## lane 1
Design breakout, start of the top module:
module breakout(
    input logic clk,
    input logic right,
    input logic left,
    input logic reset,
    output logic [2:0] red,
    output logic [2:0] green,
    output logic [2:0] blue,
    output logic hsync,
    output logic vsync
    );
logic [9:0] xpos;
logic [9:0] ypos;
vga signal_generator_inst(clk, reset, hsync, vsync, xpos, ypos);
game game_inst(clk, xpos, ypos, right, left, reset, red, green, blue);                                                                  
endmodule
Settings: LEC_CHECK=0, ABC_AREA=1, CAP_MARGIN=20, CORE_MARGIN=2, CORE_UTILIZATION=71, CTS_CLUSTER_DIAMETER=70, HOLD_SLACK_MARGIN=-0.09, MIN_ROUTING_LAYER=met1, PLACE_DENSITY_LB_ADDON=0.27, SLEW_MARGIN=20, TNS_END_PERCENT=75; clock period 3.23 ns.
run.sh (not shown) runs the stock make flow with config.mk's settings and CLKGATE_MAP_FILE=.
Seen in the log of lane 1: GRT-0116 during 5_1_grt, after which the run never completed.
Relative to lane 1, the following input files were edited for lane 2:
# lane 1
export LEC_CHECK = 0
export ABC_AREA = 1
export CAP_MARGIN = 20
export CORE_MARGIN = 2
export CORE_UTILIZATION = 71
export CTS_CLUSTER_DIAMETER = 70
export HOLD_SLACK_MARGIN = -0.09
export MIN_ROUTING_LAYER = met1
export PLACE_DENSITY_LB_ADDON = 0.27
export SLEW_MARGIN = 20
export TNS_END_PERCENT = 75
create_clock -name core_clock -period 3.23 [get_ports {clk}]
# lane 2
export LEC_CHECK = 0
export ABC_AREA = 1
export CAP_MARGIN = 20
export CORE_MARGIN = 2
export CORE_UTILIZATION = 71
export PLACE_DENSITY = 0.39
export SLEW_MARGIN = 20
export TNS_END_PERCENT = 15
create_clock -name core_clock -period 3.76 [get_ports {clk}]
==> results <==
Lane 2: flow complete, layout not clean; failing: setup timing
Weighted congestion reported at the end of routability-driven placement came out lower on lane 2 than on lane 1.
On number of cells in the design after placement: lane 2 sits below lane 1.
Combined area of all synthesized cells: lane 1 vs lane 2 identical
Lane 1 -> lane 2: die area delta 0, exact match
As far as simple-gate share of the synthesized area goes, lane 2 and lane 1 are indistinguishable; the numbers are identical.
On portion of the post-synthesis area used by sequential elements, lane 1 and lane 2 are basically level.
Reported for lane 1 and lane 2, post-synth area from yosys stat turned out identical to the last digit.
Relative to lane 1, number of resized instances in the post-cts repair step has decreased by 46 in lane 2.
Diff lane 1 -> lane 2 | post-DP HPWL | decrease of about 9%
Modified inputs, lane 3 compared to lane 2
# lane 2
export LEC_CHECK = 0
export ABC_AREA = 1
export CAP_MARGIN = 20
export CORE_MARGIN = 2
export CORE_UTILIZATION = 71
export PLACE_DENSITY = 0.39
export SLEW_MARGIN = 20
export TNS_END_PERCENT = 15
create_clock -name core_clock -period 3.76 [get_ports {clk}]
# lane 3
export LEC_CHECK = 0
export CAP_MARGIN = 20
export CORE_MARGIN = 2
export CORE_UTILIZATION = 47
export SLEW_MARGIN = 20
create_clock -name core_clock -period 6.49 [get_ports {clk}]
[summary]
Lane 3 | status: complete | timing, DRC, antenna: pass
For the netlist area before placement, lane 3 came in about 10% lower than lane 2 did.
The footprint of the multi-input gates of lane 3 falls short of that of lane 2 by about 12%.
Diff lane 3..lane 2 | insertion delay to the later sink of the worst-skew pair | negligible
Going from lane 2 to lane 3, the number of cells produced by synthesis was found to have gone down by 519.
Summary: power, lane 3 better than lane 2
Relative to lane 2, non-filler instance count after layout has decreased by 29% in lane 3.
Finished layout cell area ended up about 17% lower on lane 3 than on lane 2.
The inputs of lane 4 differ from those of lane 3 as listed below.
# lane 3
export LEC_CHECK = 0
export CAP_MARGIN = 20
export CORE_MARGIN = 2
export CORE_UTILIZATION = 47
export SLEW_MARGIN = 20
create_clock -name core_clock -period 6.49 [get_ports {clk}]
# lane 4
export LEC_CHECK = 0
export ABC_AREA = 1
export CAP_MARGIN = 20
export CORE_MARGIN = 2
export CORE_UTILIZATION = 65
export SLEW_MARGIN = 20
create_clock -name core_clock -period 4.68 [get_ports {clk}]
==> comparison <==
Re detail-routed net length per standard cell: lane 3 was higher than lane 4. Detailed-router iteration count before antenna repair in lane 4 is 3 higher than in lane 3. Against lane 3, lane 4 comes in 61 lower on maximum number of pins on one net before global-route repair. Lane 4: worst hold-check slack 0.0076 ns below lane 3. Routed wire length deteriorates in lane 4 relative to lane 3.
## Diff of input files: lane 5 against lane 4
# lane 4
export LEC_CHECK = 0
export ABC_AREA = 1
export CAP_MARGIN = 20
export CORE_MARGIN = 2
export CORE_UTILIZATION = 65
export SLEW_MARGIN = 20
create_clock -name core_clock -period 4.68 [get_ports {clk}]
# lane 5
export LEC_CHECK = 0
export ABC_AREA = 1
export CAP_MARGIN = 20
export CORE_MARGIN = 2
export CORE_UTILIZATION = 72
export PLACE_DENSITY_LB_ADDON = 0.02
export SLEW_MARGIN = 20
create_clock -name core_clock -period 3.61 [get_ports {clk}]
==> comparison <==
On power: between lane 5 and lane 4, it ends up higher for lane 5. For the data arrival time of the critical path, lane 5 came in 0.04 ns lower than lane 4 did. Lower longest individual stage delay on the worst path was reported by lane 5, not lane 4. Lane 5 — power share of the sequential group 1.8 points lower, lane 4 as reference. Between lane 5 and lane 4, global-route usage is lower for lane 4, lane 5 comes in above that. Lane 5 vs lane 4, start point of the critical path: game_inst.a[3]$_SDFFE_PP0P_ vs game_inst.ballY[2]$_SDFFE_PP0P_. Lane 4 ended up with fewer cell instances than lane 5 did. Lane 5: complete, dirty (setup timing).
Power figures rest on the tool's default switching activity, not on a simulated workload.
